==> design/flow/design.v <==
 `timescale 1ns / 1ps
module TIA(A,  
			Din,  
			Dout,  
			CS_n,  
			CS,  
			R_W_n,  
			RDY,  
			MASTERCLK,  
			BUS_EN,  
			idump_in,  
			Ilatch,  
			HSYNC,  
			HBLANK,  
			VSYNC,  
			VBLANK,  
			COLOROUT,  
			RES_n,  
			audv0,  
			audv1);  
   input [5:0] A;
   input [7:0] Din;
   output [7:0] Dout;
   input [2:0] 	CS_n;
   input 	CS;
   input 	R_W_n;
   output 	RDY;
   input 	MASTERCLK;
   input 	BUS_EN;
   input [1:0] 	Ilatch; 			 
   input [3:0] 	idump_in; 		 
   output 	HSYNC, HBLANK;
   output 	VSYNC, VBLANK;
   output [7:0] COLOROUT;
   input wire	RES_n;
   output reg [3:0] audv0, audv1;
   reg [7:0] 	Dout;
   wire 	HSYNC;
   reg 		VSYNC, VBLANK;
   reg [7:0] 	hCount;
   reg [3:0] 	hCountReset;
   reg clk_30;
   reg [7:0] clk_30_count;
   wire [3:0] Idump;
   wire [1:0] latchedInputsValue;
   reg 	      inputLatchEnabled, inputLatchReset;
   reg [1:0]  latchedInputs;
   always @(posedge MASTERCLK  )  
   begin
		if (~RES_n) begin
			hCount <= 8'd0;
			hCountReset[3:1] <= 3'd0;
			clk_30 <= 0;
			clk_30_count <= 0;
			latchedInputs <= 2'b11;
		end
		else begin
			if (inputLatchReset)
				 latchedInputs <= 2'b11;
			 else
				 latchedInputs <= latchedInputs & Ilatch;
			if (clk_30_count == 57) begin
				 clk_30 <= ~clk_30;
				 clk_30_count <= 0;
			 end else begin
				 clk_30_count <= clk_30_count + 1;
			 end
	 		 if ((hCountReset[3]) ||(hCount == 8'd227))			 
			    hCount <= 8'd0;
			 else
				 hCount <= hCount + 8'd1;
			 hCountReset[3:1] <= hCountReset[2:0];
		end
   end  
   assign HSYNC = (hCount >= 8'd20) && (hCount <  8'd36);
   assign HBLANK = (hCount < 8'd68);
   reg [7:0] player0Pos, r_player0Pos, player1Pos, r_player1Pos, missile0Pos, missile1Pos, ballPos;
   reg [4:0] player0Size, player1Size;
   reg [7:0] player0Color, player1Color, ballColor, pfColor, bgColor;
   reg [3:0] player0Motion, player1Motion, missile0Motion, missile1Motion,
				 ballMotion;
   reg 	     missile0Enable, missile1Enable, ballEnable, R_ballEnable;
   reg [1:0] ballSize;
   reg [19:0] pfGraphic, r_pfGraphic;
   reg [7:0]  player0Graphic, player1Graphic;
   reg [7:0]  R_player0Graphic, R_player1Graphic;
   reg 	      pfReflect, player0Reflect, player1Reflect;
   reg 	      prioCtrl;
   reg 	      pfColorCtrl;
   reg [14:0] collisionLatch;
   reg 	      missile0Lock, missile1Lock;
   reg 	      player0VertDelay, player1VertDelay, ballVertDelay;
   reg [3:0]  audc0, audc1;
   reg [4:0]  audf0, audf1;
   wire [7:0] pixelNum;
	assign pixelNum = (hCount >= 8'd68) ? (hCount - 8'd68) : 8'd227;
   wire [5:0] pfPixelNum;
   wire       pfPixelOn, pfLeftPixelVal, pfRightPixelVal;
   assign pfPixelNum = pixelNum[7:2];							 
   wire [63:0] pfGraphicExt = {44'd0, pfGraphic};	 
   assign pfLeftPixelVal  = pfGraphicExt[pfPixelNum];
   assign pfRightPixelVal = (pfReflect == 1'b0) ? pfGraphicExt[pfPixelNum - 6'd20]:
										pfGraphicExt[6'd39 - pfPixelNum];
   assign pfPixelOn = (pfPixelNum < 6'd20)? pfLeftPixelVal : pfRightPixelVal;
   wire       pl0PixelOn;
   wire [7:0] pl0Mask, pl0MaskDel;
	reg  [7:0] player0Gfx_2clk;							 
	reg        HBLANKdelay;
	assign pl0MaskDel = (player0VertDelay)? R_player0Graphic : player0Gfx_2clk;
   assign pl0Mask = (!player0Reflect)? pl0MaskDel : {pl0MaskDel[0], pl0MaskDel[1],
																	  pl0MaskDel[2], pl0MaskDel[3],
																	  pl0MaskDel[4], pl0MaskDel[5],
																	  pl0MaskDel[6], pl0MaskDel[7]};
	reg [7:0] r1_player0Pos, r2_player0Pos, r3_player0Pos;
	reg [7:0] r1_player1Pos, r2_player1Pos, r3_player1Pos;
	reg pl0Reset, pl1Reset;
	always @ (posedge MASTERCLK)
	if (~RES_n) begin
		r1_player0Pos <= 0; r2_player0Pos <= 0; r3_player0Pos <= 0; r_player0Pos <= 0;
		r1_player1Pos <= 0; r2_player1Pos <= 0; r3_player1Pos <= 0; r_player1Pos <= 0;
		pfGraphic <= 0; player0Gfx_2clk <= 0;
	end
	else if (BUS_EN)
	begin
		r1_player0Pos <= player0Pos;
		r2_player0Pos <= r1_player0Pos;
		r3_player0Pos <= r2_player0Pos;
		r_player0Pos  <= r3_player0Pos;
		r1_player1Pos <= player1Pos;
		r2_player1Pos <= r1_player1Pos;
		r3_player1Pos <= r2_player1Pos;
		r_player1Pos  <= r3_player1Pos;
		pfGraphic     	 <= r_pfGraphic;
		player0Gfx_2clk <= player0Graphic;
	end
	objPlayersPixelOn objpl0 (pixelNum, r_player0Pos, player0Size[2:0], pl0Mask, pl0Reset, pl0PixelOn);
   wire       pl1PixelOn;
   wire [7:0] pl1Mask, pl1MaskDel;
   assign pl1MaskDel = (player1VertDelay)? R_player1Graphic : player1Graphic;
   assign pl1Mask = (!player1Reflect)? pl1MaskDel : {pl1MaskDel[0], pl1MaskDel[1],
																	  pl1MaskDel[2], pl1MaskDel[3],
																	  pl1MaskDel[4], pl1MaskDel[5],
																	  pl1MaskDel[6], pl1MaskDel[7]};
   objPlayersPixelOn objpl1 (pixelNum, r_player1Pos, player1Size[2:0], pl1Mask, pl1Reset, pl1PixelOn);
   wire       mis0PixelOn, mis0PixelOut;
   wire [7:0] mis0ActualPos;
   reg  [7:0] mis0Mask;
   always @*
   begin
		case(player0Size[4:3])
		  2'd0: mis0Mask <= 8'h01;
		  2'd1: mis0Mask <= 8'h03;
		  2'd2: mis0Mask <= 8'h0F;
		  2'd3: mis0Mask <= 8'hFF;
		endcase
   end  
   assign mis0ActualPos = (missile0Lock)? player0Pos : missile0Pos;
   objPixelOn objpix1 (pixelNum, mis0ActualPos, player0Size[2:0], mis0Mask, mis0PixelOut);
   assign mis0PixelOn = mis0PixelOut && missile0Enable;
   wire mis1PixelOn, mis1PixelOut;
   wire [7:0] mis1ActualPos;
   reg [7:0]  mis1Mask;
	always @*
   begin
		case(player1Size[4:3])
		  2'd0: mis1Mask <= 8'h01;
		  2'd1: mis1Mask <= 8'h03;
		  2'd2: mis1Mask <= 8'h0F;
		  2'd3: mis1Mask <= 8'hFF;
		endcase
   end   
   assign mis1ActualPos = (missile1Lock) ? player1Pos : missile1Pos;
   objPixelOn objpix4 (pixelNum, mis1ActualPos, player1Size[2:0], mis1Mask, mis1PixelOut);
   assign mis1PixelOn = mis1PixelOut  & missile1Enable;			 
   wire ballPixelOut, ballPixelOn, ballEnableDel;
   reg [7:0] ballMask  ;
   always @*
   begin
		case(ballSize)
		  2'd0: ballMask <= 8'h01;
		  2'd1: ballMask <= 8'h03;
		  2'd2: ballMask <= 8'h0F;
		  2'd3: ballMask <= 8'hFF;
		endcase
   end  
   objPixelOn objball (pixelNum, ballPos, 3'd0, ballMask, ballPixelOut);
   assign ballEnableDel = ((ballVertDelay)? R_ballEnable : ballEnable);
   assign ballPixelOn = ballPixelOut && ballEnableDel;
   reg [7:0] pfActualColor;
   always @*
   begin
		if (pfColorCtrl)
		begin
	     if (pfPixelNum < 6'd20)
	       pfActualColor <= player0Color;
	     else
	       pfActualColor <= player1Color;
		end
		else
			pfActualColor <= pfColor;
   end  
   reg [7:0] pixelColor;
   assign COLOROUT = (HBLANK || HBLANKdelay) ? 8'b0 : pixelColor;				 
   always @*
   begin
		if (!prioCtrl)
		begin
		  if (pl0PixelOn || mis0PixelOn)
				 pixelColor <= player0Color;
		  else if( ballPixelOn)		 
				 pixelColor <=  pfColor  ;			 
		  else if (pl1PixelOn || mis1PixelOn)
				 pixelColor <= player1Color;
		  else if (pfPixelOn)
				 pixelColor <= pfActualColor;
		  else
				 pixelColor <= bgColor;
		end
		else begin
			if (pfPixelOn)
			  pixelColor <= pfActualColor;
		   else if( ballPixelOn)
				 pixelColor <=  pfColor;
			else if (pl0PixelOn || mis0PixelOn)
			  pixelColor <= player0Color;
		   else if (pl1PixelOn || mis1PixelOn)
			  pixelColor <= player1Color;
		   else if( ballPixelOn)
				 pixelColor <=  pfColor;
			else
			  pixelColor <= bgColor;
		end
   end  
   wire [14:0] collisions;
   reg 	      collisionLatchReset;
   assign collisions = {pl0PixelOn && pl1PixelOn, mis0PixelOn && mis1PixelOn,
								ballPixelOn && pfPixelOn,
								mis1PixelOn && pfPixelOn, mis1PixelOn && ballPixelOn,
								mis0PixelOn && pfPixelOn, mis0PixelOn && ballPixelOn,
								pl1PixelOn && pfPixelOn, pl1PixelOn && ballPixelOn,
								pl0PixelOn && pfPixelOn, pl0PixelOn && ballPixelOn,
								mis1PixelOn && pl0PixelOn, mis1PixelOn && pl1PixelOn,
								mis0PixelOn && pl1PixelOn, mis0PixelOn && pl0PixelOn};
	always @(posedge MASTERCLK)
   begin
		if (~RES_n || collisionLatchReset)
		  collisionLatch <= 15'b000000000000000;
		else
		  collisionLatch <= collisionLatch | collisions;
   end  
   reg wSync, wSyncReset;
   always @(posedge MASTERCLK)
   begin
		if (~RES_n)
			wSync <= 1'b0;
		else if (hCount == 8'd3)
			wSync <= 1'b0;
		else if (wSyncReset && hCount > 8'd5)
			wSync <= 1'b1;
   end  
   assign RDY = ~wSync;
   assign latchedInputsValue = (inputLatchEnabled)? latchedInputs : Ilatch;
   reg inputDumpEnabled;
   assign Idump = (inputDumpEnabled)? 4'b0000 : idump_in;
   always @(posedge MASTERCLK)
   begin
		if (~RES_n) begin
			inputLatchEnabled <= 1'b0;
			inputDumpEnabled <= 1'b0;
			VSYNC <= 1'b0;
			player0Pos <= 8'd0; player1Pos <= 8'd0;
			missile0Pos <= 8'd0; missile1Pos <= 8'd0; ballPos <= 8'd0;
			player0Size <= 5'd0; player1Size <= 5'd0;
			player0Color <= 8'd0; player1Color <= 8'd0; pfColor <= 8'd0; bgColor <= 8'd0;
			pfReflect <= 1'b0; pfColorCtrl <= 1'b0; prioCtrl <= 1'b0; ballSize <= 2'd0;
			player0Reflect <= 1'b0; player1Reflect <= 1'b0;
			r_pfGraphic <= 20'd0;
			audc0 <= 4'd0; audc1 <= 4'd0; audf0 <= 5'd0; audf1 <= 5'd0;
			audv0 <= 4'd0; audv1 <= 4'd0;
			player0Graphic <= 8'd0; player1Graphic <= 8'd0;
			R_player0Graphic <= 8'd0; R_player1Graphic <= 8'd0;
			ballEnable <= 1'b0; R_ballEnable <= 1'b0;
			missile0Enable <= 1'b0; missile1Enable <= 1'b0;
			player0Motion <= 4'd0; player1Motion <= 4'd0; missile0Motion <= 4'd0;
			missile1Motion <= 4'd0; ballMotion <= 4'd0;
			player0VertDelay <= 1'b0; player1VertDelay <= 1'b0; ballVertDelay <= 1'b0;
			missile0Lock <= 1'b0; missile1Lock <= 1'b0;
			inputLatchReset <= 1'b0;
			collisionLatchReset <= 1'b0;
			hCountReset[0] <= 1'b0;
			wSyncReset <= 1'b0;
			Dout <= 8'b00000000;
			VBLANK <= 0;
			pl0Reset <= 0;
			pl1Reset <= 0;
			HBLANKdelay <= 0;
		end
		else if (!BUS_EN) begin
		end
		else if (CS && !CS_n) begin
			inputLatchReset <= ({R_W_n, A[5:0]} == 7'h01 && Din[6] && !inputLatchEnabled);
			collisionLatchReset <= ({R_W_n, A[5:0]} == 7'h2C);
			hCountReset[0] <= ({R_W_n, A[5:0]} == 7'h03);
			wSyncReset <= ({R_W_n, A[5:0]} == 7'h02) && !wSync;
			case({R_W_n, A[5:0]})
			  7'h70: 	Dout <= {collisionLatch[1:0],6'b000000};
			  7'h71: 	Dout <= {collisionLatch[3:2],6'b000000};
			  7'h72: 	Dout <= {collisionLatch[5:4],6'b000000};
			  7'h73: 	Dout <= {collisionLatch[7:6],6'b000000};
			  7'h74: 	Dout <= {collisionLatch[9:8],6'b000000};
			  7'h75: 	Dout <= {collisionLatch[11:10],6'b000000};
			  7'h76: 	Dout <= {collisionLatch[12],7'b0000000};
			  7'h77: 	Dout <= {collisionLatch[14:13],6'b000000};
			  7'h78: 	Dout <= {Idump[0], 7'b0000000};
			  7'h79: 	Dout <= {Idump[1], 7'b0000000};
			  7'h7A: 	Dout <= {Idump[2], 7'b0000000};
			  7'h7B: 	Dout <= {Idump[3], 7'b0000000};
			  7'h7C: 	Dout <= {latchedInputsValue[0], 7'b0000000};
			  7'h7D: 	Dout <= {latchedInputsValue[1], 7'b0000000};
			  7'h00: VSYNC <= Din[1];
			  7'h01: begin
					inputLatchEnabled <= Din[6];
					inputDumpEnabled <= Din[7];
					VBLANK <= Din[1];
			  end
			  7'h02:	begin
			  		pl0Reset <= 0;
					pl1Reset <= 0;
				end
			  7'h03:;
			  7'h04: player0Size <= {Din[5:4],Din[2:0]};
			  7'h05: player1Size <= {Din[5:4],Din[2:0]};
			  7'h06: player0Color <= Din;
			  7'h07: player1Color <= Din;
			  7'h08: pfColor <= Din;
			  7'h09: bgColor <= Din;
			  7'h0A: begin
					pfReflect <= Din[0];
					pfColorCtrl <= Din[1];
					prioCtrl <= Din[2];
					ballSize <= Din[5:4];
			  end
			  7'h0B: player0Reflect <= Din[3];
			  7'h0C: player1Reflect <= Din[3];
			  7'h0D: r_pfGraphic[3:0] <= Din[7:4];    
			  7'h0E: r_pfGraphic[11:4] <= {Din[0], Din[1], Din[2], Din[3], Din[4], Din[5], Din[6], Din[7]};  
			  7'h0F: r_pfGraphic[19:12] <= Din[7:0];   
			  7'h10:
			   begin
						player0Pos <= pixelNum + 2;   	 
						if( hCount <  8'd68)					 
						   player0Pos <= 0;
						pl0Reset <= 1;
			   end
			  7'h11:
			   begin
						player1Pos <= pixelNum + 2;		 
						if( hCount <  8'd68)					 
						   player1Pos <= 0;
						pl1Reset <= 1;
			   end
			  7'h12: missile0Pos <= pixelNum + 1;
			  7'h13: missile1Pos <= pixelNum + 1;
			  7'h14:
			   begin
					ballPos <= pixelNum   - 1 +  1;					 
					if( hCount <  8'd68)				 
						ballPos <= hCount - 8'd68 + 8'd2;
				end
			  7'h15: audc0 <= Din[3:0];
			  7'h16: audc1 <= Din[3:0];
			  7'h17: audf0 <= Din[4:0];
			  7'h18: audf1 <= Din[4:0];
			  7'h19: audv0 <= Din[3:0];
			  7'h1A: audv1 <= Din[3:0];
			  7'h1B: begin
					player0Graphic <= {Din[0], Din[1], Din[2], Din[3],
										  	 Din[4], Din[5], Din[6], Din[7]};
					R_player1Graphic <= player1Graphic;
			  end
			  7'h1C: begin
					player1Graphic <= {Din[0], Din[1], Din[2], Din[3],
											 Din[4], Din[5], Din[6], Din[7]};
					R_player0Graphic <= player0Graphic;
					R_ballEnable <= ballEnable;
			  end
			  7'h1D: missile0Enable <= Din[1];
			  7'h1E: missile1Enable <= Din[1];
			  7'h1F: ballEnable <= Din[1];
			  7'h20: player0Motion <= Din[7:4];
			  7'h21: player1Motion <= Din[7:4];
			  7'h22: missile0Motion <= Din[7:4];
			  7'h23: missile1Motion <= Din[7:4];
			  7'h24: ballMotion <= Din[7:4];
			  7'h25: player0VertDelay <= Din[0];
			  7'h26: player1VertDelay <= Din[0];
			  7'h27: ballVertDelay <= Din[0];
			  7'h28: missile0Lock <= Din[1];
			  7'h29: missile1Lock <= Din[1];
			  7'h2A: begin
					player0Pos <= player0Pos - {{4{player0Motion[3]}}, player0Motion[3:0]};
					player1Pos <= player1Pos - {{4{player1Motion[3]}},	player1Motion[3:0]};
					missile0Pos <= missile0Pos - {{4{missile0Motion[3]}},	missile0Motion[3:0]};
					missile1Pos <= missile1Pos - {{4{missile1Motion[3]}},	missile1Motion[3:0]};
					ballPos <= ballPos - {{4{ballMotion[3]}},ballMotion[3:0]};
					if( ballPos - {{4{ballMotion[3]}},ballMotion[3:0]} >= 8'd227)
						ballPos <= 0;
					if( HBLANK) begin
						HBLANKdelay <= 1;
					end
			  end
			  7'h2B: begin
					player0Motion <= 0;  
					player1Motion <= 0;  
					missile0Motion <= 0;  
					missile1Motion <= 0;  
					ballMotion <= 0;  
			  end
			  7'h2C:;
			  default: Dout <= 8'b00000000;
			endcase
		end  
		else begin
			inputLatchReset <= 1'b0;
			collisionLatchReset <= 1'b0;
			hCountReset[0] <= 1'b0;
			wSyncReset <= 1'b0;
			Dout <= 8'b00000000;
			if( HBLANK) begin
				pl0Reset <= 0;
				pl1Reset <= 0;
			end
			if( hCount >= (8'd68 + 8'd7)) HBLANKdelay <= 0;
		end
  end  
endmodule
module objPixelOn(pixelNum, objPos, objSize, objMask, pixelOn);
   input [7:0] pixelNum, objPos, objMask;
   input [2:0] objSize;
   output      pixelOn;
   wire [7:0]  objIndex;
   wire [8:0]  objByteIndex;
   wire        objMaskOn, objPosOn;
   reg 	       objSizeOn;
   reg [2:0]   objMaskSel;
	assign objIndex = pixelNum - objPos - 8'd1;
   assign objByteIndex = 9'b1 << (objIndex[7:3]);
   always @*
   begin
		case (objSize)
		  3'd0: objSizeOn <= (objByteIndex & 9'b00000001) != 0;
		  3'd1: objSizeOn <= (objByteIndex & 9'b00000101) != 0;		 
		  3'd2: objSizeOn <= (objByteIndex & 9'b00010001) != 0;
		  3'd3: objSizeOn <= (objByteIndex & 9'b00010101) != 0;
		  3'd4: objSizeOn <= (objByteIndex & 9'b10000001) != 0;
		  3'd5: objSizeOn <= (objByteIndex & 9'b00000011) != 0;
		  3'd6: objSizeOn <= (objByteIndex &  9'b100010001) != 0;		 
		  3'd7: objSizeOn <= (objByteIndex & 9'b00001111) != 0;
		endcase
   end  
   always @*
   begin
		case (objSize)
		  3'd5: objMaskSel <= objIndex[3:1];
		  3'd7: objMaskSel <= objIndex[4:2];
		  default: objMaskSel <= objIndex[2:0];
		endcase
   end  
   assign objMaskOn = objMask[objMaskSel];
   assign objPosOn = (pixelNum > objPos) && ({1'b0, pixelNum} <= {1'b0, objPos} + 9'd72);
   assign pixelOn = objSizeOn && objMaskOn && objPosOn;
endmodule
module objPlayersPixelOn(pixelNum, objPos, objSize, objMask, plReset, pixelOn);
   input [7:0] pixelNum, objPos, objMask;
   input [2:0] objSize;
	input  		plReset;
   output      pixelOn;
   wire [7:0]  objIndex;
   wire [8:0]  objByteIndex;
   wire        objMaskOn, objPosOn;
   reg 	       objSizeOn;
   reg [2:0]   objMaskSel;
	assign objIndex = pixelNum - objPos - 8'd1;
   assign objByteIndex = 9'b1 << (objIndex[7:3]);
   always @*
   begin
		case (objSize)
		  3'd0: objSizeOn <= (objByteIndex & 9'b00000001 & ~plReset) != 0;
		  3'd1: objSizeOn <= (plReset) ? ((objByteIndex & 9'b00000100) != 0) : ((objByteIndex & 9'b0000101) != 0);
		  3'd2: objSizeOn <= (plReset) ? ((objByteIndex & 9'b00010000) != 0) : ((objByteIndex & 9'b00010001) != 0);
		  3'd3: objSizeOn <= (plReset) ? ((objByteIndex & 9'b00010100) != 0) : ((objByteIndex & 9'b00010101) != 0);
		  3'd4: objSizeOn <= (objByteIndex & 9'b10000001 & ~plReset) != 0;
		  3'd5: objSizeOn <= (objByteIndex & 9'b00000011 & ~plReset) != 0;
		  3'd6: objSizeOn <= (plReset) ? ((objByteIndex &  9'b100010000) != 0) : ((objByteIndex &  9'b100010001) != 0);
		  3'd7: objSizeOn <= (objByteIndex & 9'b00001111 & ~plReset) != 0;
		endcase
   end  
   always @*
   begin
		case (objSize)
		  3'd5: objMaskSel <= objIndex[3:1];
		  3'd7: objMaskSel <= objIndex[4:2];
		  default: objMaskSel <= objIndex[2:0];
		endcase
   end  
   assign objMaskOn = objMask[objMaskSel];
   assign objPosOn = (pixelNum > objPos) && ({1'b0, pixelNum} <= {1'b0, objPos} + 9'd72);
   assign pixelOn = objSizeOn && objMaskOn && objPosOn;
endmodule
==> design/flow/run.sh <==
#!/bin/bash
# the make line also repeats each setting of config.mk as NAME=value (left out here)
make -C /OpenROAD-flow-scripts/flow DESIGN_CONFIG=/design/flow/config.mk WORK_HOME=/design/flow/orfs CLKGATE_MAP_FILE= finish
==> design/flow/config.mk <==
export PLATFORM = sky130hd
export DESIGN_NAME = TIA
export DESIGN_NICKNAME = TIA
export VERILOG_FILES = /design/flow/design.v
export SDC_FILE = /design/flow/constraint.sdc
export NUM_CORES = 4
export LEC_CHECK = 0
export CAP_MARGIN = 20
export CORE_MARGIN = 2
export CORE_UTILIZATION = 40
export PLACE_DENSITY = 0.6
export SLEW_MARGIN = 20
==> design/flow/constraint.sdc <==
create_clock -name core_clock -period 8.78 [get_ports {MASTERCLK}]
set_input_delay 1.7560 -clock core_clock [delete_from_list [all_inputs] [get_ports {MASTERCLK}]]
set_output_delay 1.7560 -clock core_clock [all_outputs]
set_load 0.01 [all_outputs]
==> out/results.ini, run 1 <==
[grt]
grtUsageTotal_pct=24.5
grt_pass1_wl_mm=109
antenna_found_initial=1
grt_pass1_vias=18800
grt_max_degree=228
grt-ovfl-total=0

[synth]
ys_ff=312
avgSynthCellArea_um2=8.19
synthAoiAreaFrac_pct=22.8
synth.logic.top_family=AND-OR/OR-AND gates
synthCells=2655
synth_top_cell_by_area=dfxtp_1
ys_sh_adder_pct=7.22
ff_type=dfxtp_1
synthMuxAreaShare_pct=9.54
synth_cell_type_count=115
edf_count=0
ys_chip_area_um2=21700
syn_area_um2=21700
ys_warn_count=3
synth_seq_share_pct=28.7
xor_share_pct=4.52
synth-simple-area-share_pct=21.9
synth.most_common_cell=nand2_1
top_cells_by_area=dfxtp_1 (29%), mux2i_1 (7.4%), ha_1 (6.6%)
yosysTopAreaCellShare_pct=28.7
synthArstFlopShare_pct=0
common_cells=nand2_1 (348), dfxtp_1 (312), nor2b_1 (169), mux2i_1 (160), nor2_1 (149)
yosysCellCount=2655

[clocking]
cts_hold_buf=0
insertion_delay_ns=0.56
htreeDepth=2
cts_max_path_buffers=3
numCtsBuffers=37
cts_tree=built
clock-root-buffer=clkbuf_16
clkTransAtPathRegs_ns=0.06
cts_sinks=312

[floorplan]
die_area_um2=56200
fp.dieW_um=237
die_h_um=237
fp-row-count=85
fp-utilization_pct=40.4
ios=57
fp.coreArea_um2=53800

[placed_design]
gp_congestion=1.00
portBuffers=50
hpwl_mm=51.4
place_area_um2=22800

[routing]
vias_per_cell=5.91
routedWlPerCell_um=20.8
num_vias=19900
drt-total-wl_mm=70.1
drt_pass1_iterations=8
ant_nets=0
drt-initial-drc-count=1996
drc=0
diodes=0

[setup_path]
cp-start-kind=flop
worstReg2RegEnd=collisionLatch[1]$_SDFF_PP0_
arrival_ns=6.68
worst-path-buf-inv=4
worstPathCellList=inv_1 > ha_1 > buf_4 > or3b_4 > a221o_2 > nand2_1 > inv_2 > ha_1 > a31oi_1 > o21ai_1 > or3_1 > xnor2_2 > a221o_1 > a2111oi_2 > a2111oi_2 > o21ai_2 > o21ai_0 > or3_1 > a311o_1 > a21oi_1 > clkdlybuf4s50_1
cp_slowest_cell=clkdlybuf4s50_1
crit_cells=21
r2r-start=hCount[3]$_SDFF_PP0_
crit_path_end=COLOROUT[6]
cp_top_family=AND-OR/OR-AND gates
critPathLaunch=hCount[3]$_SDFF_PP0_
crit_path_max_fanout=16
endpoint_kind=primary output
slowest_delay_ns=0.58
crit_type=flop to primary output
cp.required_ns=7.02
reg2reg_depth=19
rrSetupSlack_ns=3.41

[outcome]
run_status=timing/DRC/antenna clean

[run]
tool_warnings=44
max-cap-violations=0

[sta]
hold_violations=0
drv_slew=0
relSlewSlack_pct=23.9
fin_crit_sh_pct=96.1
clock_skew_ns=0.0212
worstMarginPinSlew_ns=1.14
holdWs_ns=0.443
rsz0062_at_grt=false
max_freq_ghz=0.119
setup_viol=0
fin_setup_tns_ns=0
fin_crit_ns=8.44

[power]
finalPower_mw=3.25
p_sw_share_pct=23.1
seqPwrFrac_pct=43.7
pg_seq_mw=1.42
p_per_area_nw_per_um2=134
clock_power_share_pct=50.9
internal_power_mw=2.50
vdd_drop_max_uv=147
p_leak_nw=8.90
power_leader=clock
p_clk_mw=1.65
p_sw_uw=749
comb-power_uw=175
pwr-share-comb_pct=5.4

[hold_path]
hold_class=flop to flop
holdPathStages=2
hp-start=latchedInputs[0]$_SDFF_PP1_
hold_end=latchedInputs[0]$_SDFF_PP1_

[finish]
seq_area_um2=6250
area_growth_pct=11.4
finish.utilization_pct=45.0
design_area_um2=24200
logic_area_um2=14400
final_net_count=2788
num-fill-cells=5301

==> metal layers <==
layer | routed length, um | GRT usage (%)
met5 | 13 | 0
met4 | 2070 | 8.16
met3 | 4190 | 3.46
met2 | 31600 | 39.5
met1 | 32200 | 33.6
==> area by class of cell <==
cell class,instances,area share [%]
Clock buffer,45,4.28
Clock inverter,21,1.14
Inverter,125,1.94
Multi-Input combinational cell,2065,59.6
Sequential cell,312,25.8
Tap cell,696,3.59
Timing Repair Buffer,99,3.70
==> through the flow <==
stage | std cells | setup slack, ns
final | 3363 | 0.344
after global routing | 3363 | 0.0218
after global placement | 3289 | 0.772
after detailed placement | 3289 | 0.585
after CTS | 3355 | 0.110
after floorplan | 2660 | 1.67
==> repair_timing <==
item / CTS / global route
gates resized: 1 / 15
setup endpoints to repair: 1 / 8
setup buffers: 0 / 8
pin swaps: 0 / 3
==> inputs of run 2 (changes only) <==
Settings changed: CORE_UTILIZATION 40 to 49, CTS_CLUSTER_DIAMETER set to 193, GPL_ROUTABILITY_DRIVEN set to 1, MAX_ROUTING_LAYER set to met5, PLACE_DENSITY 0.6 to 0.53, TNS_END_PERCENT set to 70.
Clock period 8.78 ns to 8.3 ns, I/O delays scaled along.
==> run 2 against run 1 <==
Largest power group unchanged. Synthesized area is the same. Synthesized cell count is the same. Still clean. Critical path type unchanged. Critical path depth shrank 1.
==> out/results.ini, run 2 <==
[outcome]
run_status=timing/DRC/antenna clean  ; unchanged

[synth]
synth_seq_share_pct=28.7  ; unchanged
common_cells=nand2_1 (348), dfxtp_1 (312), nor2b_1 (169), mux2i_1 (160), nor2_1 (149)  ; unchanged
synthArstFlopShare_pct=0  ; unchanged
ys_chip_area_um2=21700  ; unchanged
synthAoiAreaFrac_pct=22.8  ; unchanged
ys_warn_count=3  ; unchanged
synth_cell_type_count=115  ; unchanged
synth.logic.top_family=AND-OR/OR-AND gates  ; unchanged
synthCells=2655  ; unchanged
ys_ff=312  ; unchanged
synth_top_cell_by_area=dfxtp_1  ; unchanged
yosysCellCount=2655  ; unchanged
syn_area_um2=21700  ; unchanged
ys_sh_adder_pct=7.22  ; unchanged
yosysTopAreaCellShare_pct=28.7  ; unchanged
synth.most_common_cell=nand2_1  ; unchanged
top_cells_by_area=dfxtp_1 (29%), mux2i_1 (7.4%), ha_1 (6.6%)  ; unchanged
ff_type=dfxtp_1  ; unchanged
synthMuxAreaShare_pct=9.54  ; unchanged
edf_count=0  ; unchanged
xor_share_pct=4.52  ; unchanged
avgSynthCellArea_um2=8.19  ; unchanged
synth-simple-area-share_pct=21.9  ; unchanged

[grt]
antenna_found_initial=2  ; was 1
grt_pass1_wl_mm=113  ; was 109 mm
grtUsageTotal_pct=31.4  ; was 24.5%
grt.met3_usage_pct=4.81  ; was 3.46%
grt-ovfl-total=0  ; unchanged
grtUsageMet1_pct=41.3  ; was 33.6%
grt_max_degree=103  ; was 228
grt_pass1_vias=19400  ; was 18800
busiest_layer=met2  ; unchanged
globalRouteMet2Util_pct=52.1  ; was 39.5%

[clocking]
clkTransAtPathRegs_ns=0.07  ; was 0.06 ns
cts_sinks=312  ; unchanged
clock-root-buffer=clkbuf_16  ; unchanged
htreeDepth=2  ; unchanged
numCtsBuffers=37  ; unchanged
cts_hold_buf=0  ; unchanged
cts_max_path_buffers=3  ; unchanged
cts_tree=built  ; unchanged
insertion_delay_ns=0.56  ; about the same

[sta]
setup_viol=0  ; unchanged
hold_violations=0  ; unchanged
clock_skew_ns=0.0171  ; was 0.0212 ns
fin_setup_tns_ns=0  ; unchanged
relSlewSlack_pct=26.5  ; was 23.9%
fin_crit_ns=8.07
drv_slew=0  ; unchanged
fin_crit_sh_pct=97.2  ; was 96.1%
max_freq_ghz=0.124
rsz0062_at_grt=false  ; unchanged
worstMarginPinSlew_ns=1.10  ; was 1.14 ns

[routing]
num_vias=20000  ; was 19900
diodes=0  ; unchanged
drc=0  ; unchanged
routedWlPerCell_um=22.5  ; was 20.8 um
drt-initial-drc-count=1664  ; was 1996
drt-total-wl_mm=73.5  ; was 70.1 mm
ant_nets=0  ; unchanged
drt_pass1_iterations=6  ; was 8
vias_per_cell=6.10  ; was 5.91

[power]
p_sw_uw=816  ; was 749 uW
pg_seq_mw=1.50  ; was 1.42 mW
p_clk_mw=1.81  ; was 1.65 mW
power_leader=clock  ; unchanged
finalPower_mw=3.50  ; was 3.25 mW
clock_power_share_pct=51.7  ; was 50.9%
pwr-share-comb_pct=5.4  ; about the same
p_leak_nw=8.99  ; was 8.90 nW
seqPwrFrac_pct=42.8  ; was 43.7%
internal_power_mw=2.69  ; was 2.50 mW
p_sw_share_pct=23.3  ; was 23.1%
vdd_drop_max_uv=131  ; was 147 uV
comb-power_uw=190  ; was 175 uW
p_per_area_nw_per_um2=144  ; was 134 nW/um^2

[run]
tool_warnings=48  ; was 44
max-cap-violations=0  ; unchanged

[setup_path]
crit_cells=20  ; was 21
reg2reg_depth=18  ; was 19
slowest_delay_ns=0.60  ; was 0.58 ns
worstPathCellList=inv_1 > ha_1 > or3b_4 > a221o_2 > nand2_1 > inv_4 > ha_1 > a31oi_1 > o21ai_1 > or3_1 > xnor2_2 > a221o_1 > a2111oi_2 > a2111oi_2 > o21ai_2 > o21ai_0 > or3_1 > a311o_1 > a21oi_1 > clkdlybuf4s50_1  ; was inv_1 > ha_1 > buf_4 > or3b_4 > a221o_2 > nand2_1 > inv_2 > ha_1 > a31oi_1 > o21ai_1 > or3_1 > xnor2_2 > a221o_1 > a2111oi_2 > a2111oi_2 > o21ai_2 > o21ai_0 > or3_1 > a311o_1 > a21oi_1 > clkdlybuf4s50_1
rrSetupSlack_ns=3.34  ; was 3.41 ns
worst-path-buf-inv=3  ; was 4
cp_top_family=AND-OR/OR-AND gates  ; unchanged
crit_path_end=COLOROUT[6]  ; unchanged
crit_path_max_fanout=11  ; was 16
critPathLaunch=hCount[3]$_SDFF_PP0_  ; unchanged
cp.required_ns=6.64  ; was 7.02 ns
crit_type=flop to primary output  ; unchanged
cp-start-kind=flop  ; unchanged
cp_slowest_cell=clkdlybuf4s50_1  ; unchanged
r2r-start=hCount[3]$_SDFF_PP0_  ; unchanged
endpoint_kind=primary output  ; unchanged
worstReg2RegEnd=collisionLatch[7]$_SDFF_PP0_  ; was collisionLatch[1]$_SDFF_PP0_
arrival_ns=6.41  ; was 6.68 ns

[floorplan]
die_area_um2=46100  ; was 56200 um^2
ios=57  ; unchanged
fp.dieW_um=215  ; was 237 um
fp.coreArea_um2=44000  ; was 53800 um^2
fp-utilization_pct=49.4  ; was 40.4%
fp-row-count=77  ; was 85
die_h_um=215  ; was 237 um

[finish]
final_net_count=2802  ; was 2788
num-fill-cells=4139  ; was 5301
area_growth_pct=11.7  ; was 11.4%

[placed_design]
portBuffers=50  ; unchanged
hpwl_mm=53.9  ; was 51.4 mm
gp_congestion=0.962  ; was 1.00

[hold_path]
hold_class=flop to flop  ; unchanged
hold_end=hCountReset[2]$_SDFF_PN0_  ; was latchedInputs[0]$_SDFF_PP1_
holdPathStages=1  ; was 2
hp-start=hCountReset[1]$_SDFF_PN0_  ; was latchedInputs[0]$_SDFF_PP1_

## run 2: layer usage
| metal | wire length, um | vias up |
|---|---|---|
| met5 | 13 | - |
| met4 | 2490 | 2 |
| met1 | 32500 | 9693 |
| met3 | 4610 | 139 |
| li1 | - | 9489 |
| met2 | 33900 | 641 |
## run 2: final cells by class
cell class	count	area, um^2	area share, %
Clock buffer	48	1060	4.36
Inverter	125	472	1.94
Sequential cell	312	6250	25.7
Timing Repair Buffer	113	1000	4.14
Clock inverter	17	285	1.17
Tap cell	592	741	3.05
Multi-Input combinational cell	2065	14500	59.6
## run 2: through the flow
stage / hold slack [ns] / setup WS [ns] / std cells / area [um^2] / utilization (%)
2_1_floorplan: 0.412 / 1.28 / 2660 / 21800 / -
3_3_place_gp: 0.417 / 0.492 / 3198 / 22700 / 51.6
3_5_place_dp: 0.419 / 0.416 / 3198 / 22700 / 51.6
4_1_cts: 0.431 / 0.0328 / 3263 / 24100 / 54.7
5_1_grt: 0.459 / 0.00182 / 3272 / 24300 / 55.2
6_report: 0.429 / 0.233 / 3272 / 24300 / 55.2
## run 2: timing repair
action                     CTS  global route
setup buffers                0             9
gates resized                3            23
setup endpoints to repair    8             8
pin swaps                    0             4
==> inputs of run 3 (changes only) <==
Settings changed: ABC_AREA set to 1, CORE_UTILIZATION 49 to 64, CTS_CLUSTER_DIAMETER 193 to 287, GPL_ROUTABILITY_DRIVEN 1 to not set, MAX_ROUTING_LAYER met5 to not set, PLACE_DENSITY 0.53 to 0.6, TNS_END_PERCENT 70 to not set.
Clock period 8.3 ns to 8.24 ns, I/O delays scaled along.
==> run 3 against run 2 <==
Sequential power increased by 3%. Synthesized area down 8.2%. Register-to-register slack lost 0.13 ns. Final area down 10%. Global-route usage increased by 7.1 points. Critical path type unchanged. Still clean. Clock power is 12% lower. Worst hold slack improved by 0.00067 ns. Largest cell class unchanged. First-iteration DRC count grew 31%. Power shrank 1.8%. Combinational power is 53% higher.
==> out/results.ini, run 3 <==
[outcome]
run_status=timing/DRC/antenna clean  ; unchanged

[synth]
ys_warn_count=3  ; unchanged
yosysTopAreaCellShare_pct=31.3  ; was 28.7%
synth-simple-area-share_pct=27.5  ; was 21.9%
synthAoiAreaFrac_pct=20.8  ; was 22.8%
ys_chip_area_um2=20000  ; was 21700 um^2
avgSynthCellArea_um2=6.63  ; was 8.19 um^2
ff_type=dfxtp_1  ; unchanged
common_cells=nand2_1 (519), nor2_1 (430), o21ai_0 (363), inv_1 (349), dfxtp_1 (312)  ; was nand2_1 (348), dfxtp_1 (312), nor2b_1 (169), mux2i_1 (160), nor2_1 (149)
ys_sh_adder_pct=7.71  ; was 7.22%
syn_area_um2=20000  ; was 21700 um^2
synth_cell_type_count=71  ; was 115
synth.most_common_cell=nand2_1  ; unchanged
top_cells_by_area=dfxtp_1 (31%), nand2_1 (9.8%), o21ai_0 (9.1%)  ; was dfxtp_1 (29%), mux2i_1 (7.4%), ha_1 (6.6%)
ys_ff=312  ; unchanged
synth.logic.top_family=simple AND/OR/NAND/NOR gates  ; was AND-OR/OR-AND gates
edf_count=0  ; unchanged
yosysCellCount=3010  ; was 2655
xor_share_pct=2.73  ; was 4.52%
synthCells=3010  ; was 2655
synth_seq_share_pct=31.3  ; was 28.7%
synth_top_cell_by_area=dfxtp_1  ; unchanged
synthArstFlopShare_pct=0  ; unchanged
synthMuxAreaShare_pct=0.502  ; was 9.54%

[floorplan]
ios=57  ; unchanged
die_area_um2=32600  ; was 46100 um^2
fp.coreArea_um2=30700  ; was 44000 um^2
die_h_um=181  ; was 215 um
fp-utilization_pct=65.1  ; was 49.4%
fp.dieW_um=181  ; was 215 um
fp-row-count=64  ; was 77

[run]
max-cap-violations=0  ; unchanged
tool_warnings=47  ; was 48

[sta]
setup_viol=0  ; unchanged
rsz0062_at_grt=false  ; unchanged
worstMarginPinSlew_ns=1.20  ; was 1.10 ns
clock_skew_ns=0.0107  ; was 0.0171 ns
max_freq_ghz=0.129
drv_slew=0  ; unchanged
hold_violations=0  ; unchanged
holdWs_ns=0.430  ; was 0.429 ns
relSlewSlack_pct=20.0  ; was 26.5%
fin_setup_tns_ns=0  ; unchanged
fin_crit_sh_pct=94.3  ; was 97.2%
fin_crit_ns=7.77

[grt]
antenna_found_initial=1  ; was 2
grt_pass1_wl_mm=102  ; was 113 mm
grt_pass1_vias=19400  ; about the same
grtUsageTotal_pct=38.5  ; was 31.4%
grt_max_degree=162  ; was 103
grt-ovfl-total=0  ; unchanged

[hold_path]
hold_class=flop to flop  ; unchanged
hold_end=hCountReset[2]$_SDFF_PN0_  ; unchanged
hp-start=hCountReset[1]$_SDFF_PN0_  ; unchanged
holdPathStages=2  ; was 1

[setup_path]
worst-path-buf-inv=5  ; was 3
cp_common_cell=nand2_1
slowest_delay_ns=0.56  ; was 0.60 ns
cp_top_family=simple AND/OR/NAND/NOR gates  ; was AND-OR/OR-AND gates
worstReg2RegEnd=collisionLatch[11]$_SDFF_PP0_  ; was collisionLatch[7]$_SDFF_PP0_
critPathLaunch=hCount[1]$_SDFF_PP0_  ; was hCount[3]$_SDFF_PP0_
r2r-start=hCount[1]$_SDFF_PP0_  ; was hCount[3]$_SDFF_PP0_
endpoint_kind=primary output  ; unchanged
crit_cells=30  ; was 20
crit_path_end=COLOROUT[4]  ; was COLOROUT[6]
cp-start-kind=flop  ; unchanged
cp.required_ns=6.59  ; was 6.64 ns
reg2reg_depth=24  ; was 18
arrival_ns=6.12  ; was 6.41 ns
rrSetupSlack_ns=3.21  ; was 3.34 ns
crit_type=flop to primary output  ; unchanged
crit_path_max_fanout=17  ; was 11
cp_slowest_cell=clkdlybuf4s50_1  ; unchanged

[power]
internal_power_mw=2.55  ; was 2.69 mW
p_leak_nw=9.46  ; was 8.99 nW
p_per_area_nw_per_um2=158  ; was 144 nW/um^2
finalPower_mw=3.44  ; was 3.50 mW
power_leader=clock  ; unchanged
pwr-share-comb_pct=8.4  ; was 5.4%
seqPwrFrac_pct=45.2  ; was 42.8%
p_clk_mw=1.60  ; was 1.81 mW
p_sw_share_pct=25.9  ; was 23.3%
vdd_drop_max_uv=194  ; was 131 uV
comb-power_uw=290  ; was 190 uW
pg_seq_mw=1.55  ; was 1.50 mW
clock_power_share_pct=46.4  ; was 51.7%
p_sw_uw=892  ; was 816 uW

[placed_design]
hpwl_mm=46.6  ; was 53.9 mm
portBuffers=50  ; unchanged
gp_congestion=1.05  ; was 0.962
place_inst=3370  ; was 3198

[finish]
finalNonFillerCells=3437  ; was 3272
seq_area_um2=6250  ; unchanged
area_growth_pct=9.28  ; was 11.7%
finish.utilization_pct=71.1  ; was 55.2%
final_net_count=3163  ; was 2802
num-fill-cells=2625  ; was 4139
logic_area_um2=11800  ; was 14500 um^2

[clocking]
cts_max_path_buffers=3  ; unchanged
insertion_delay_ns=0.53  ; was 0.56 ns
cts_tree=built  ; unchanged
cts_sinks=312  ; unchanged
htreeDepth=2  ; unchanged
clkTransAtPathRegs_ns=0.07  ; about the same
numCtsBuffers=35  ; was 37
clock-root-buffer=clkbuf_16  ; unchanged

[routing]
ant_nets=0  ; unchanged
drt-total-wl_mm=63.7  ; was 73.5 mm
routedWlPerCell_um=18.5  ; was 22.5 um
drt_pass1_iterations=6  ; unchanged
drc=0  ; unchanged
num_vias=20700  ; was 20000
drt-initial-drc-count=2177  ; was 1664
vias_per_cell=6.03  ; was 6.10

-- run 3: cell type report --
class,count,area share [%]
inverter,364,6.30
clock inverter,15,0.735
multi-input combinational,2228,54.3
tap,396,2.27
timing repair buffer,74,3.10
clock buffer,47,4.60
sequential,312,28.6
antenna,1,0.0115
-- run 3: routing by layer --
layer | wire [um] | global-route usage, %
met5 | 0 | 0
met4 | 2680 | 15.5
met3 | 6290 | 7.26
met2 | 28100 | 61.2
met1 | 26700 | 51.5
-- run 3: through the flow --
step	area, um^2	setup WS (ns)
finish	21800	0.471
detailed placement	20600	1.08
floorplan	20000	2.57
CTS	21800	0.478
global placement	20600	1.20
global route	21800	0.0448
-- run 3: what timing repair did --
item,4_1_cts,5_1_grt
buffers inserted,0,4
setup endpoints to repair,0,8
gates resized,0,2
hold buffers,0,0
endpoints found under the hold margin,0,0
==> inputs of run 4 (changes only) <==
Settings changed: CAP_MARGIN 20 to 40, CORE_UTILIZATION 64 to 72, CTS_CLUSTER_DIAMETER 287 to 363, CTS_CLUSTER_SIZE set to 15, GPL_ROUTABILITY_DRIVEN set to 0, HOLD_SLACK_MARGIN set to 0.06, MAX_ROUTING_LAYER set to met4, PLACE_DENSITY 0.6 to not set, PLACE_DENSITY_LB_ADDON set to 0.01, SETUP_SLACK_MARGIN set to 0.41.
Clock period 8.24 ns to 6.06 ns, I/O delays scaled along.
==> run 4 against run 3 <==
Critical endpoint is now COLOROUT[7]. Synthesized cell count did not move. Critical path type unchanged. Highest routed layer unchanged. Sequential cell count did not move. Clock power fell by 9%. Non-clock buffer count rose by 89. Final cell count rose by 0.84%. Largest cell class unchanged. Synthesized area did not move. Via count rose by 7.7%. Core utilization rose by 13 points.
==> out/results.ini, run 4 <==
[sta]
worstMarginPinSlew_ns=0.979  ; was 1.20 ns
max_freq_ghz=0.170
setup_viol=0  ; unchanged
fin_crit_ns=5.87
setup_slack_ns=0.188  ; was 0.471 ns
relSlewSlack_pct=34.5  ; was 20.0%
hold_violations=0  ; unchanged
fin_setup_tns_ns=0  ; unchanged
rsz0062_at_grt=true  ; was false
clock_skew_ns=0.0234  ; was 0.0107 ns
fin_crit_sh_pct=96.9  ; was 94.3%
holdWs_ns=0.442  ; was 0.430 ns
drv_slew=0  ; unchanged

[floorplan]
fp-row-count=60  ; was 64
ios=57  ; unchanged
fp.coreArea_um2=27100  ; was 30700 um^2
die_h_um=170  ; was 181 um
fp-utilization_pct=73.6  ; was 65.1%
die_area_um2=29100  ; was 32600 um^2
fp.dieW_um=170  ; was 181 um

[power]
pg_seq_mw=2.11  ; was 1.55 mW
clock_power_share_pct=36.1  ; was 46.4%
p_clk_mw=1.46  ; was 1.60 mW
finalPower_mw=4.03  ; was 3.44 mW
pwr-share-comb_pct=11.5  ; was 8.4%
p_leak_nw=9.78  ; was 9.46 nW
internal_power_mw=2.94  ; was 2.55 mW
vdd_drop_max_uv=261  ; was 194 uV
seqPwrFrac_pct=52.3  ; was 45.2%
p_sw_share_pct=27.2  ; was 25.9%
comb-power_uw=465  ; was 290 uW
p_per_area_nw_per_um2=178  ; was 158 nW/um^2
power_leader=registers  ; was clock
p_sw_mw=1.10  ; was 892 uW

[routing]
num_vias=22300  ; was 20700
drc=0  ; unchanged
drt-initial-drc-count=3214  ; was 2177
diodes=0  ; was 1
drt-total-wl_mm=67.9  ; was 63.7 mm
vias_per_cell=6.44  ; was 6.03
ant_nets=0  ; unchanged
drt_pass1_iterations=10  ; was 6
routedWlPerCell_um=19.6  ; was 18.5 um

[setup_path]
cp_slowest_cell=dfxtp_2  ; was clkdlybuf4s50_1
r2r-start=hCount[0]$_SDFF_PP0_  ; was hCount[1]$_SDFF_PP0_
cp-start-kind=flop  ; unchanged
critPathLaunch=hCount[0]$_SDFF_PP0_  ; was hCount[1]$_SDFF_PP0_
endpoint_kind=primary output  ; unchanged
crit_path_end=COLOROUT[7]  ; was COLOROUT[4]
crit_type=flop to primary output  ; unchanged
rrSetupSlack_ns=2.18  ; was 3.21 ns
slowest_delay_ns=0.36  ; was 0.56 ns
crit_cells=32  ; was 30
cp.required_ns=4.85  ; was 6.59 ns
worstReg2RegEnd=collisionLatch[10]$_SDFF_PP0_  ; was collisionLatch[11]$_SDFF_PP0_
crit_path_max_fanout=6  ; was 17
reg2reg_depth=27  ; was 24
cp_common_cell=nand2_1  ; unchanged
worst-path-buf-inv=9  ; was 5
arrival_ns=4.66  ; was 6.12 ns
cp_top_family=simple AND/OR/NAND/NOR gates  ; unchanged

[hold_path]
hold_end=hCountReset[2]$_SDFF_PN0_  ; unchanged
hp-start=hCountReset[1]$_SDFF_PN0_  ; unchanged
holdPathStages=2  ; unchanged
hold_class=flop to flop  ; unchanged

[clocking]
htreeDepth=1  ; was 2
clock-root-buffer=clkbuf_16  ; unchanged
cts_sinks=312  ; unchanged
cts_max_path_buffers=3  ; unchanged
cts_hold_buf=0  ; unchanged
numCtsBuffers=24  ; was 35
clkTransAtPathRegs_ns=0.07  ; about the same
insertion_delay_ns=0.57  ; was 0.53 ns
cts_tree=built  ; unchanged

[synth]
yosysTopAreaCellShare_pct=31.3  ; unchanged
synth_top_cell_by_area=dfxtp_1  ; unchanged
ys_sh_adder_pct=7.71  ; unchanged
synth.logic.top_family=simple AND/OR/NAND/NOR gates  ; unchanged
ys_chip_area_um2=20000  ; unchanged
synthCells=3010  ; unchanged
xor_share_pct=2.73  ; unchanged
synthArstFlopShare_pct=0  ; unchanged
synthMuxAreaShare_pct=0.502  ; unchanged
ys_warn_count=3  ; unchanged
top_cells_by_area=dfxtp_1 (31%), nand2_1 (9.8%), o21ai_0 (9.1%)  ; unchanged
edf_count=0  ; unchanged
yosysCellCount=3010  ; unchanged
synthAoiAreaFrac_pct=20.8  ; unchanged
synth_seq_share_pct=31.3  ; unchanged
synth-simple-area-share_pct=27.5  ; unchanged
syn_area_um2=20000  ; unchanged
ff_type=dfxtp_1  ; unchanged
synth_cell_type_count=71  ; unchanged
common_cells=nand2_1 (519), nor2_1 (430), o21ai_0 (363), inv_1 (349), dfxtp_1 (312)  ; unchanged
avgSynthCellArea_um2=6.63  ; unchanged
ys_ff=312  ; unchanged
synth.most_common_cell=nand2_1  ; unchanged

[grt]
grt_pass1_wl_mm=102  ; about the same
grtUsageTotal_pct=44.9  ; was 38.5%
grt_pass1_vias=20400  ; was 19400
grt_max_degree=89  ; was 162
grt-ovfl-total=0  ; unchanged
antenna_found_initial=1  ; unchanged

[finish]
final_net_count=3242  ; was 3163
area_growth_pct=13.7  ; was 9.28%
finish.utilization_pct=83.7  ; was 71.1%

[outcome]
run_status=timing/DRC/antenna clean  ; unchanged

[placed_design]
dp_slack_ns=0.0899  ; was 1.08 ns
hpwl_mm=45.3  ; was 46.6 mm
portBuffers=50  ; unchanged

[run]
max-cap-violations=0  ; unchanged
tool_warnings=43  ; was 47

[run 4: what timing repair did]
action                                  4_1_cts  5_1_grt
endpoints found under the setup margin        8        8
setup buffers                                29       31
gates cloned                                  1        0
pin swaps                                    19       59
gates resized                               102      135
endpoints found under the hold margin         0        0
[run 4: stage by stage]
stage | cells | area [um^2]
CTS | 3434 | 21900
global route | 3466 | 22700
detailed placement | 3378 | 20800
floorplan | 3015 | 20000
global placement | 3373 | 20800
finish | 3466 | 22700
[run 4: layer usage]
layer  GRT usage [%]  wire length (um)  vias to the layer above
li1                -                 -                    10100
met1            54.6             24400                     9974
met2            68.8             29200                     1677
met3            8.77              8490                      581
met4            27.9              5870                        0
met5               -                 0                        -
[run 4: layout make-up]
class | instances | area (um^2)
sequential | 312 | 6260
fill | 1760 | 4410
multi-input combinational | 2229 | 12500
timing repair buffer | 163 | 1440
tap | 372 | 465
clock inverter | 2 | 21.3
inverter | 364 | 1400
clock buffer | 24 | 601
==> inputs of run 5 (changes only) <==
Settings changed: ABC_AREA 1 to not set, CELL_PAD_IN_SITES_GLOBAL_PLACEMENT set to 3, CORE_UTILIZATION 72 to 47, CTS_CLUSTER_DIAMETER 363 to not set, CTS_CLUSTER_SIZE 15 to 78, GPL_ROUTABILITY_DRIVEN 0 to not set, HOLD_SLACK_MARGIN 0.06 to not set, PLACE_DENSITY_LB_ADDON 0.01 to 0.1, SETUP_SLACK_MARGIN 0.41 to not set, SLEW_MARGIN 20 to 35, TNS_END_PERCENT set to 10.
Clock period 6.06 ns to 9.24 ns, I/O delays scaled along.
==> run 5 against run 4 <==
The flow now stops in global placement without I/O (3_1_place_gp_skip_io). Synthesized area rose by 9.0%. Synthesized cell count fell by 12%. Die size rose by 65%.
==> out/results.ini, run 5 <==
[synth]
synth.logic.top_family=AND-OR/OR-AND gates  ; was simple AND/OR/NAND/NOR gates
synth_seq_share_pct=28.7  ; was 31.3%
common_cells=nand2_1 (348), dfxtp_1 (312), nor2b_1 (169), mux2i_1 (160), nor2_1 (149)  ; was nand2_1 (519), nor2_1 (430), o21ai_0 (363), inv_1 (349), dfxtp_1 (312)
ys_ff=312  ; unchanged
syn_area_um2=21700  ; was 20000 um^2
synth_top_cell_by_area=dfxtp_1  ; unchanged
synthAoiAreaFrac_pct=22.8  ; was 20.8%
yosysCellCount=2655  ; was 3010
synthMuxAreaShare_pct=9.54  ; was 0.502%
ys_sh_adder_pct=7.22  ; was 7.71%
ff_type=dfxtp_1  ; unchanged
synthArstFlopShare_pct=0  ; unchanged
yosysTopAreaCellShare_pct=28.7  ; was 31.3%
synth.most_common_cell=nand2_1  ; unchanged
ys_warn_count=3  ; unchanged
avgSynthCellArea_um2=8.19  ; was 6.63 um^2
synth_cell_type_count=115  ; was 71
ys_chip_area_um2=21700  ; was 20000 um^2
top_cells_by_area=dfxtp_1 (29%), mux2i_1 (7.4%), ha_1 (6.6%)  ; was dfxtp_1 (31%), nand2_1 (9.8%), o21ai_0 (9.1%)
xor_share_pct=4.52  ; was 2.73%
synthCells=2655  ; was 3010
synth-simple-area-share_pct=21.9  ; was 27.5%
edf_count=0  ; unchanged

[floorplan]
fp.coreArea_um2=45500  ; was 27100 um^2
die_area_um2=48000  ; was 29100 um^2
die_h_um=219  ; was 170 um
fp-row-count=78  ; was 60
fp.dieW_um=219  ; was 170 um
fp-utilization_pct=47.8  ; was 73.6%

[outcome]
run_status=did not finish  ; was timing/DRC/antenna clean
error=[ERROR FLW-0024] Place density exceeds 1.0 (current PLACE_DENSITY_LB_ADDON =  0.1). Please check if the value of  PLACE_DENSITY_LB_ADDON is between 0 and 0.99.
failing_step=global placement without I/O (3_1_place_gp_skip_io)

==> inputs of run 6 (changes only) <==
Settings changed: CELL_PAD_IN_SITES_GLOBAL_PLACEMENT 3 to not set, CORE_UTILIZATION 47 to 72, CTS_CLUSTER_DIAMETER set to 30, CTS_CLUSTER_SIZE 78 to 69, MAX_ROUTING_LAYER met4 to not set, PLACE_DENSITY_LB_ADDON 0.1 to 0.28, SLEW_MARGIN 35 to 20, TNS_END_PERCENT 10 to not set.
Clock period 9.24 ns to 7.2 ns, I/O delays scaled along.
==> run 6 against run 5 <==
Synthesized area did not move. Synthesized cell count unchanged. The layout now fails its checks (setup timing). Die size fell by 34%.
==> out/results.ini, run 6 <==
[grt]
grt_pass1_vias=21600
grt-ovfl-total=0
grt_max_degree=161
grt_pass1_wl_mm=115
antenna_found_initial=1
grtUsageTotal_pct=46.6

[setup_path]
endpoint_kind=primary output
cp_slowest_cell=or3b_2
crit_cells=24
cp_common_cell=buf_4
worst-path-buf-inv=8
critPathLaunch=hCount[3]$_SDFF_PP0_
crit_path_max_fanout=11
r2r-start=hCount[3]$_SDFF_PP0_
cp-start-kind=flop
crit_type=flop to primary output
reg2reg_depth=22
cp.required_ns=5.76
slowest_delay_ns=0.46
cp_top_family=AND-OR/OR-AND gates
worstReg2RegEnd=collisionLatch[14]$_SDFF_PP0_
crit_path_end=COLOROUT[6]
arrival_ns=5.78
rrSetupSlack_ns=2.49
worstPathCellList=inv_2 > ha_4 > or3b_4 > buf_4 > nand2_1 > o21ai_2 > buf_4 > inv_1 > buf_4 > ha_1 > nand3_1 > a211o_1 > or3b_2 > a211oi_2 > o211ai_1 > a2111oi_4 > o21ai_2 > buf_4 > o21ai_2 > buf_4 > nand2_1 > a311o_1 > a21oi_2 > clkdlybuf4s15_2

[clocking]
cts_max_path_buffers=3
numCtsBuffers=66
cts_sinks=312
htreeDepth=3
clkTransAtPathRegs_ns=0.05
cts_hold_buf=0
cts_tree=built
clock-root-buffer=clkbuf_16
insertion_delay_ns=0.58

[placed_design]
hpwl_mm=50.0
portBuffers=50
gp_congestion=1.05
place_area_um2=22800
dp_slack_ns=0.0202

[floorplan]
fp-utilization_pct=73.2  ; was 47.8%
fp-row-count=63  ; was 78
die_h_um=178  ; was 219 um
ios=57
fp.dieW_um=178  ; was 219 um
die_area_um2=31600  ; was 48000 um^2
fp.coreArea_um2=29700  ; was 45500 um^2

[synth]
synth_top_cell_by_area=dfxtp_1  ; unchanged
ys_sh_adder_pct=7.22  ; unchanged
ys_chip_area_um2=21700  ; unchanged
yosysTopAreaCellShare_pct=28.7  ; unchanged
xor_share_pct=4.52  ; unchanged
top_cells_by_area=dfxtp_1 (29%), mux2i_1 (7.4%), ha_1 (6.6%)  ; unchanged
edf_count=0  ; unchanged
ff_type=dfxtp_1  ; unchanged
avgSynthCellArea_um2=8.19  ; unchanged
syn_area_um2=21700  ; unchanged
synth_cell_type_count=115  ; unchanged
ys_warn_count=3  ; unchanged
synth.most_common_cell=nand2_1  ; unchanged
ys_ff=312  ; unchanged
synthAoiAreaFrac_pct=22.8  ; unchanged
yosysCellCount=2655  ; unchanged
synthMuxAreaShare_pct=9.54  ; unchanged
synth_seq_share_pct=28.7  ; unchanged
synthArstFlopShare_pct=0  ; unchanged
synth.logic.top_family=AND-OR/OR-AND gates  ; unchanged
common_cells=nand2_1 (348), dfxtp_1 (312), nor2b_1 (169), mux2i_1 (160), nor2_1 (149)  ; unchanged
synthCells=2655  ; unchanged
synth-simple-area-share_pct=21.9  ; unchanged

[finish]
design_area_um2=25900
finish.utilization_pct=87.0
final_net_count=2884
area_growth_pct=19.0
logic_area_um2=14800
seq_area_um2=6250
num-fill-cells=1541

[sta]
fin_crit_sh_pct=100
fin_setup_tns_ns=-0.0180
max_freq_ghz=0.139
clock_skew_ns=0.0240
relSlewSlack_pct=40.9
fin_crit_ns=7.22
drv_slew=0
setup_slack_ns=-0.0180
worstMarginPinSlew_ns=0.884
holdWs_ns=0.443
hold_violations=0
setup_viol=1
rsz0062_at_grt=true

[outcome]
violatedChecks=setup timing
run_status=failed layout checks  ; was did not finish

[routing]
routedWlPerCell_um=24.3
num_vias=22400
drc=0
drt-initial-drc-count=3536
ant_nets=0
drt-total-wl_mm=77.2
drt_pass1_iterations=10
vias_per_cell=7.05

[power]
p_sw_mw=1.24
seqPwrFrac_pct=33.9
pg_seq_mw=1.73
p_per_area_nw_per_um2=198
clock_power_share_pct=61.7
power_leader=clock
internal_power_mw=3.88
pwr-share-comb_pct=4.5
comb-power_uw=230
p_clk_mw=3.16
p_leak_nw=9.82
vdd_drop_max_uv=266
p_sw_share_pct=24.3

[hold_path]
hold_end=hCountReset[2]$_SDFF_PN0_
hold_class=flop to flop
hp-start=hCountReset[1]$_SDFF_PN0_
holdPathStages=1

[run]
tool_warnings=49
max-cap-violations=0

## run 6: metrics by stage
stage,total power [mW],cells
after global placement,1.97,3014
after CTS,5.09,3157
final,5.12,3180
after detailed placement,1.98,3025
after floorplan,1.90,2660
after global routing,5.19,3178
## run 6: final cells by class
| type | count | share of cell area (%) |
|---|---|---|
| Antenna cell | 2 | 0.0194 |
| Clock buffer | 79 | 7.09 |
| Clock inverter | 41 | 1.86 |
| Inverter | 125 | 1.84 |
| Multi-Input combinational cell | 2065 | 57.4 |
| Sequential cell | 312 | 24.2 |
| Tap cell | 390 | 1.89 |
| Timing Repair Buffer | 166 | 5.79 |
## run 6: timing repair
action | in CTS | in global routing
gates resized | 53 | 72
setup buffers | 12 | 17
setup endpoints to repair | 8 | 8
pin swaps | 12 | 33
## run 6: layer usage
metal | part of all wire, % | vias up | global-route usage [%]
li1 | - | 9700 | -
met1 | 35 | 10400 | 52.8
met2 | 44 | 1741 | 73.7
met3 | 11 | 563 | 12.7
met4 | 8.9 | 2 | 37.1
met5 | 0.017 | - | 0
==> inputs of run 7 (changes only) <==
Settings changed: CAP_MARGIN 40 to 20, CORE_UTILIZATION 72 to 58, CTS_CLUSTER_DIAMETER 30 to not set, CTS_CLUSTER_SIZE 69 to not set, PLACE_DENSITY set to 0.6, PLACE_DENSITY_LB_ADDON 0.28 to not set.
Clock period 7.2 ns to 6.01 ns, I/O delays scaled along.
==> run 7 against run 6 <==
Non-clock buffer count increased by 216. Synthesized cell count unchanged. Via count decreased by 4.1%. The layout still fails its checks (setup timing). Highest routed layer unchanged. Combinational power increased by 22%. Largest cell class unchanged. Routed wire length decreased by 4.2%. Final cell count increased by 7.3%. Worst hold slack got worse by 0.0028 ns.
==> out/results.ini, run 7 <==
[finish]
design_area_um2=27000  ; was 25900 um^2
area_growth_pct=24.2  ; was 19.0%
finalNonFillerCells=3413  ; was 3180
final_net_count=3069  ; was 2884

[power]
internal_power_mw=3.43  ; was 3.88 mW
p_clk_mw=2.15  ; was 3.16 mW
p_sw_mw=1.08  ; was 1.24 mW
comb-power_uw=280  ; was 230 uW
p_sw_share_pct=23.9  ; was 24.3%
pwr-share-comb_pct=6.2  ; was 4.5%
seqPwrFrac_pct=46.0  ; was 33.9%
clock_power_share_pct=47.8  ; was 61.7%
p_per_area_nw_per_um2=167  ; was 198 nW/um^2
pg_seq_mw=2.07  ; was 1.73 mW
p_leak_nw=10.5  ; was 9.82 nW
vdd_drop_max_uv=268  ; was 266 uV
power_leader=clock  ; unchanged

[synth]
yosysTopAreaCellShare_pct=28.7  ; unchanged
edf_count=0  ; unchanged
xor_share_pct=4.52  ; unchanged
ys_sh_adder_pct=7.22  ; unchanged
synthCells=2655  ; unchanged
ys_chip_area_um2=21700  ; unchanged
synthArstFlopShare_pct=0  ; unchanged
synth-simple-area-share_pct=21.9  ; unchanged
synth_cell_type_count=115  ; unchanged
ff_type=dfxtp_1  ; unchanged
yosysCellCount=2655  ; unchanged
synth_seq_share_pct=28.7  ; unchanged
avgSynthCellArea_um2=8.19  ; unchanged
top_cells_by_area=dfxtp_1 (29%), mux2i_1 (7.4%), ha_1 (6.6%)  ; unchanged
syn_area_um2=21700  ; unchanged
common_cells=nand2_1 (348), dfxtp_1 (312), nor2b_1 (169), mux2i_1 (160), nor2_1 (149)  ; unchanged
synth.most_common_cell=nand2_1  ; unchanged
ys_ff=312  ; unchanged
ys_warn_count=3  ; unchanged
synthMuxAreaShare_pct=9.54  ; unchanged
synth_top_cell_by_area=dfxtp_1  ; unchanged
synthAoiAreaFrac_pct=22.8  ; unchanged
synth.logic.top_family=AND-OR/OR-AND gates  ; unchanged

[grt]
antenna_found_initial=1  ; unchanged
grt-ovfl-total=0  ; unchanged
grt_pass1_vias=20800  ; was 21600
grtUsageTotal_pct=37.4  ; was 46.6%
grt_max_degree=157  ; was 161
grt_pass1_wl_mm=114  ; was 115 mm

[routing]
ant_nets=0  ; unchanged
drc=0  ; unchanged
vias_per_cell=6.30  ; was 7.05
routedWlPerCell_um=21.7  ; was 24.3 um
wl_met1_mm=31.0  ; was 27.4 mm
num_vias=21500  ; was 22400
route.met3.wl_mm=5.58  ; was 8.65 mm
diodes=0  ; was 2
dr_wl_met2_mm=33.7  ; was 34.3 mm
drt-total-wl_mm=74.0  ; was 77.2 mm
highest_layer=met5  ; unchanged
drt-initial-drc-count=2057  ; was 3536
drt_pass1_iterations=8  ; was 10

[sta]
setup_slack_ns=-0.591  ; was -0.0180 ns
fin_crit_ns=6.60
rsz0062_at_grt=true  ; unchanged
drv_slew=0  ; unchanged
max_freq_ghz=0.151
fin_crit_sh_pct=110  ; was 100%
holdWs_ns=0.441  ; was 0.443 ns
relSlewSlack_pct=31.6  ; was 40.9%
clock_skew_ns=0.0259  ; was 0.0240 ns
worstMarginPinSlew_ns=1.02  ; was 0.884 ns
hold_violations=0  ; unchanged
setup_viol=8  ; was 1

[hold_path]
hold_end=hCountReset[1]$_SDFF_PN0_  ; was hCountReset[2]$_SDFF_PN0_
hp-start=hCountReset[0]$_SDFFE_PN0P_  ; was hCountReset[1]$_SDFF_PN0_
holdPathStages=1  ; unchanged
hold_class=flop to flop  ; unchanged

[floorplan]
fp-utilization_pct=59.1  ; was 73.2%
ios=57  ; unchanged
fp.dieW_um=198  ; was 178 um
die_h_um=198  ; was 178 um
fp-row-count=70  ; was 63
fp.coreArea_um2=36800  ; was 29700 um^2
die_area_um2=39000  ; was 31600 um^2

[clocking]
cts_tree=built  ; unchanged
cts_sinks=312  ; unchanged
cts_max_path_buffers=3  ; unchanged
clkTransAtPathRegs_ns=0.06  ; was 0.05 ns
insertion_delay_ns=0.56  ; was 0.58 ns
htreeDepth=2  ; was 3
numCtsBuffers=35  ; was 66
clock-root-buffer=clkbuf_16  ; unchanged
cts_hold_buf=0  ; unchanged

[setup_path]
worstPathCellList=inv_4 > ha_4 > or3b_4 > a221o_2 > buf_8 > o2bb2ai_2 > ha_4 > buf_4 > o311ai_2 > buf_4 > a21boi_0 > o21a_1 > o32ai_1 > mux2_4 > a211oi_2 > o31a_4 > or2_4 > buf_12 > buf_12 > a311o_1 > a21oi_2 > buf_2  ; was inv_2 > ha_4 > or3b_4 > buf_4 > nand2_1 > o21ai_2 > buf_4 > inv_1 > buf_4 > ha_1 > nand3_1 > a211o_1 > or3b_2 > a211oi_2 > o211ai_1 > a2111oi_4 > o21ai_2 > buf_4 > o21ai_2 > buf_4 > nand2_1 > a311o_1 > a21oi_2 > clkdlybuf4s15_2
crit_path_end=COLOROUT[6]  ; unchanged
endpoint_kind=primary output  ; unchanged
arrival_ns=5.40  ; was 5.78 ns
rrSetupSlack_ns=1.68  ; was 2.49 ns
worstReg2RegEnd=collisionLatch[2]$_SDFF_PP0_  ; was collisionLatch[14]$_SDFF_PP0_
reg2reg_depth=21  ; was 22
crit_type=flop to primary output  ; unchanged
critPathLaunch=hCount[3]$_SDFF_PP0_  ; unchanged
worst-path-buf-inv=7  ; was 8
cp.required_ns=4.81  ; was 5.76 ns
r2r-start=hCount[3]$_SDFF_PP0_  ; unchanged
cp-start-kind=flop  ; unchanged
cp_slowest_cell=a221o_2  ; was or3b_2
cp_top_family=AND-OR/OR-AND gates  ; unchanged
crit_cells=22  ; was 24
crit_path_max_fanout=8  ; was 11
slowest_delay_ns=0.42  ; was 0.46 ns

[outcome]
violatedChecks=setup timing  ; unchanged
run_status=failed layout checks  ; unchanged

[placed_design]
gp_congestion=1.03  ; was 1.05
portBuffers=50  ; unchanged
hpwl_mm=54.6  ; was 50.0 mm
place_area_um2=24500  ; was 22800 um^2
place_inst=3308  ; was 3025

[run]
max-cap-violations=0  ; unchanged
tool_warnings=49  ; unchanged

run 7: timing repair:
item	in CTS	in global routing
hold endpoints to repair	0	0
gates resized	162	70
setup endpoints to repair	8	8
pin swaps	68	73
buffers inserted	30	15
gates cloned	1	0
run 7: layer usage:
| layer | vias up | track usage (%) |
|---|---|---|
| li1 | 10100 | - |
| met1 | 10200 | 47.6 |
| met2 | 947 | 61.3 |
| met3 | 242 | 6.25 |
| met4 | 2 | 18.5 |
| met5 | - | 0 |
run 7: cell type report:
type                    count  area (um^2)
clock buffers              47          992
clock inverters            14          145
fillers                  2829         9790
inverters                 125          484
multi-input cells        2065        15400
flip-flops and latches    312         6250
well taps                 468          586
repair buffers            382         3140
run 7: per-stage QoR:
stage               power (mW)  utilization [%]  setup TNS [ns]  setup slack [ns]
finish                    4.51             73.4           -4.07            -0.591
global route              4.61             73.4           -5.62            -0.731
CTS                       4.51             72.0           -3.09            -0.455
detailed placement        2.38             66.6           -4.28            -0.559
global placement          2.38             66.6           -3.44            -0.462
floorplan                 2.28                -         -0.0112           -0.0112
Power is estimated from default activity; no workload was simulated.
